==> flow/design.v <==
module URP_PCIE_CRC32_GEN
#(
    parameter   DATA_WIDTH              = 224,
    parameter   CRC_WIDTH               = 32
)
(
    input   wire    [DATA_WIDTH-1:0]    data_i,
    output  logic   [CRC_WIDTH-1:0]     checksum_o
);
    logic           [DATA_WIDTH-1:0]    dividend;
    logic           [CRC_WIDTH-1:0]     crc_temp;
    always_comb begin
        dividend                            = data_i;
        crc_temp                            = 32'h00000000;
        for (int unsigned i = 0; i < DATA_WIDTH; i = i + 1) begin
            if (crc_temp[CRC_WIDTH-1] != dividend[DATA_WIDTH-1]) begin
                crc_temp                        = (crc_temp << 1) ^ 32'h814141AB;
            end 
            else begin
                crc_temp                        = crc_temp << 1;
            end
            dividend                            = dividend << 1;
        end
    end
    assign  checksum_o                  = crc_temp;   
endmodule
module URP_PCIE_RX_DATA_LINK_LAYER (
    input   logic                   clk,
    input   logic                   rst_n,
    input   logic   [267:0]         tlp_data_i,  
    input   logic                   tlp_data_valid_i,  
    output  logic                   tlp_data_ready_o,  
    output  logic   [31:0]          dllp_o,  
    output  logic                   dllp_valid_o,  
    input   logic                   dllp_read_i,  
    output  logic   [223:0]         tlp_data_o,  
    output  logic                   tlp_data_valid_o,  
    input   logic                   tlp_data_ready_i  
);
    logic [31:0]                lcrc_computed;       
    logic [31:0]                lcrc_received;       
    logic                       lcrc_valid;          
    logic [11:0]                sequence_number;     
    logic [11:0]                sequence_expected;   
    logic                       nak_scheduled_flag; 
    logic                       ack_scheduled_flag;
    logic [31:0]                dllp_data_gen;       
    logic lcrc_valid_o;
    logic [267:0] tlp_data_with_crc;
    logic [235:0] tlp_data_no_crc;
    logic [223:0] tlp_data_reg;
    logic valid;
    URP_PCIE_CRC32_GEN #(
        .DATA_WIDTH(236),   
        .CRC_WIDTH(32)      
    ) lcrc_gen (
        .data_i(tlp_data_i[267:32]),  
        .checksum_o(lcrc_computed)                     
    );
    always_comb begin
        lcrc_valid = 1'b1;
        lcrc_received = tlp_data_i[31:0];   
        if (lcrc_computed == lcrc_received) begin
            lcrc_valid = 1'b1;  
        end else begin
            lcrc_valid = 1'b0;
        end
    end
    always_ff @(posedge clk or negedge rst_n) begin
        if (!rst_n) begin
            sequence_expected <= 12'b0;   
            ack_scheduled_flag <= 1'b0;  
            nak_scheduled_flag <= 1'b0;  
            tlp_data_reg <= 223'b0;
            valid <= 1'b0;
            sequence_number <= 12'b0;
        end else if ( tlp_data_valid_i == lcrc_valid ) begin
            sequence_number = tlp_data_i[267:256];  
            if (sequence_number > sequence_expected) begin
                nak_scheduled_flag <= 1'b1;   
                ack_scheduled_flag <= 1'b0;   
                valid <= 1'b0;
            end else if (sequence_number < sequence_expected) begin
                nak_scheduled_flag <= 1'b0;   
                ack_scheduled_flag <= 1'b1;   
                valid <= 1'b1;
            end else if(sequence_number == sequence_expected) begin  
                tlp_data_reg <= tlp_data_i[255:32];
                valid <= 1'b1;
                sequence_expected <= sequence_expected + 1;  
            end
        end
    end
    always_ff @(posedge clk or negedge rst_n) begin
        if (!rst_n) begin
            dllp_data_gen <= 32'd0;
            dllp_valid_o <= 1'b0;
        end else if (tlp_data_valid_i && lcrc_valid) begin
            if (ack_scheduled_flag) begin  
                dllp_data_gen <= {20'b0,sequence_expected-1};  
                dllp_valid_o <= 1'b1;  
            end else if (nak_scheduled_flag) begin  
                dllp_data_gen <= {3'b0, 1'b1, 16'b0, sequence_expected};  
                dllp_valid_o <= 1'b1;  
            end else begin  
                dllp_valid_o <= 1'b0;  
            end
        end
    end
    assign tlp_data_o = tlp_data_reg;   
    assign tlp_data_valid_o = tlp_data_valid_i && lcrc_valid && valid;  
    assign tlp_data_ready_o = tlp_data_ready_i;  
    assign dllp_o = dllp_data_gen;
endmodule
==> flow/config.mk <==
export PLATFORM = sky130hd
export DESIGN_NAME = URP_PCIE_RX_DATA_LINK_LAYER
export DESIGN_NICKNAME = URP_PCIE_RX_DATA_LINK_LAYER
export VERILOG_FILES = /design/flow/design.v
export SDC_FILE = /design/flow/constraint.sdc
export NUM_CORES = 4
export LEC_CHECK = 0
export CAP_MARGIN = 20
export CORE_MARGIN = 2
export CORE_UTILIZATION = 66
export CTS_CLUSTER_SIZE = 43
export SETUP_SLACK_MARGIN = -1.48
export SLEW_MARGIN = 20
==> flow/constraint.sdc <==
create_clock -name core_clock -period 23.3 [get_ports {clk}]
set_input_delay 4.6600 -clock core_clock [delete_from_list [all_inputs] [get_ports {clk}]]
set_output_delay 4.6600 -clock core_clock [all_outputs]
set_load 0.01 [all_outputs]
run.sh (not shown) runs the stock make flow with config.mk's settings and CLKGATE_MAP_FILE=.
The baseline never finished: it broke off in 5_1_grt.
Next try:
Settings changed: CORE_UTILIZATION 66 to 58, CTS_CLUSTER_SIZE 43 to not set, SETUP_SLACK_MARGIN -1.48 to not set.
Clock period 23.3 ns to 15.9 ns, I/O delays scaled along.
The new run ended with an error in 5_1_grt.
Synthesized cell count stays the same.
Synthesized area does not change.
Die size went up by about 14%.
Next try:
Clock period 15.9 ns to 20.3 ns, I/O delays scaled along.
With this change the flow produced a layout that fails on negative setup slack. Synthesized area does not change. Synthesized cell count stays the same. Die size does not change.
Next try:
Settings changed: CORE_UTILIZATION 58 to 53, HOLD_SLACK_MARGIN set to 0.05.
Clock period 20.3 ns to 29.0 ns, I/O delays scaled along.
After rerunning: The new run produced a clean layout; wire length fell by roughly a tenth; sequential share of layout area rose by 1.7 points; register-to-register slack improves by 8400 ps; global-route usage fell by 7.1 points; synthesized area stays the same.
Next try:
Settings changed: CORE_UTILIZATION 53 to 57, HOLD_SLACK_MARGIN 0.05 to not set.
Clock period 29.0 ns to 19.2 ns, I/O delays scaled along.
The changed run ran to the end with violations: negative setup slack.
Core utilization grows by 23 points.
Non-clock buffer count grows by 894.
Sequential cell count is unchanged.
Next try:
Settings changed: CORE_UTILIZATION 57 to 46, SETUP_SLACK_MARGIN set to 4.25.
Clock period 19.2 ns to 15.9 ns, I/O delays scaled along.
=>
- The changed run produced a layout that fails on negative setup slack
- critical path depth does not change
- count of clock-buffer cells in the layout came out lower by 1
- routed wire length came out lower by about 15%
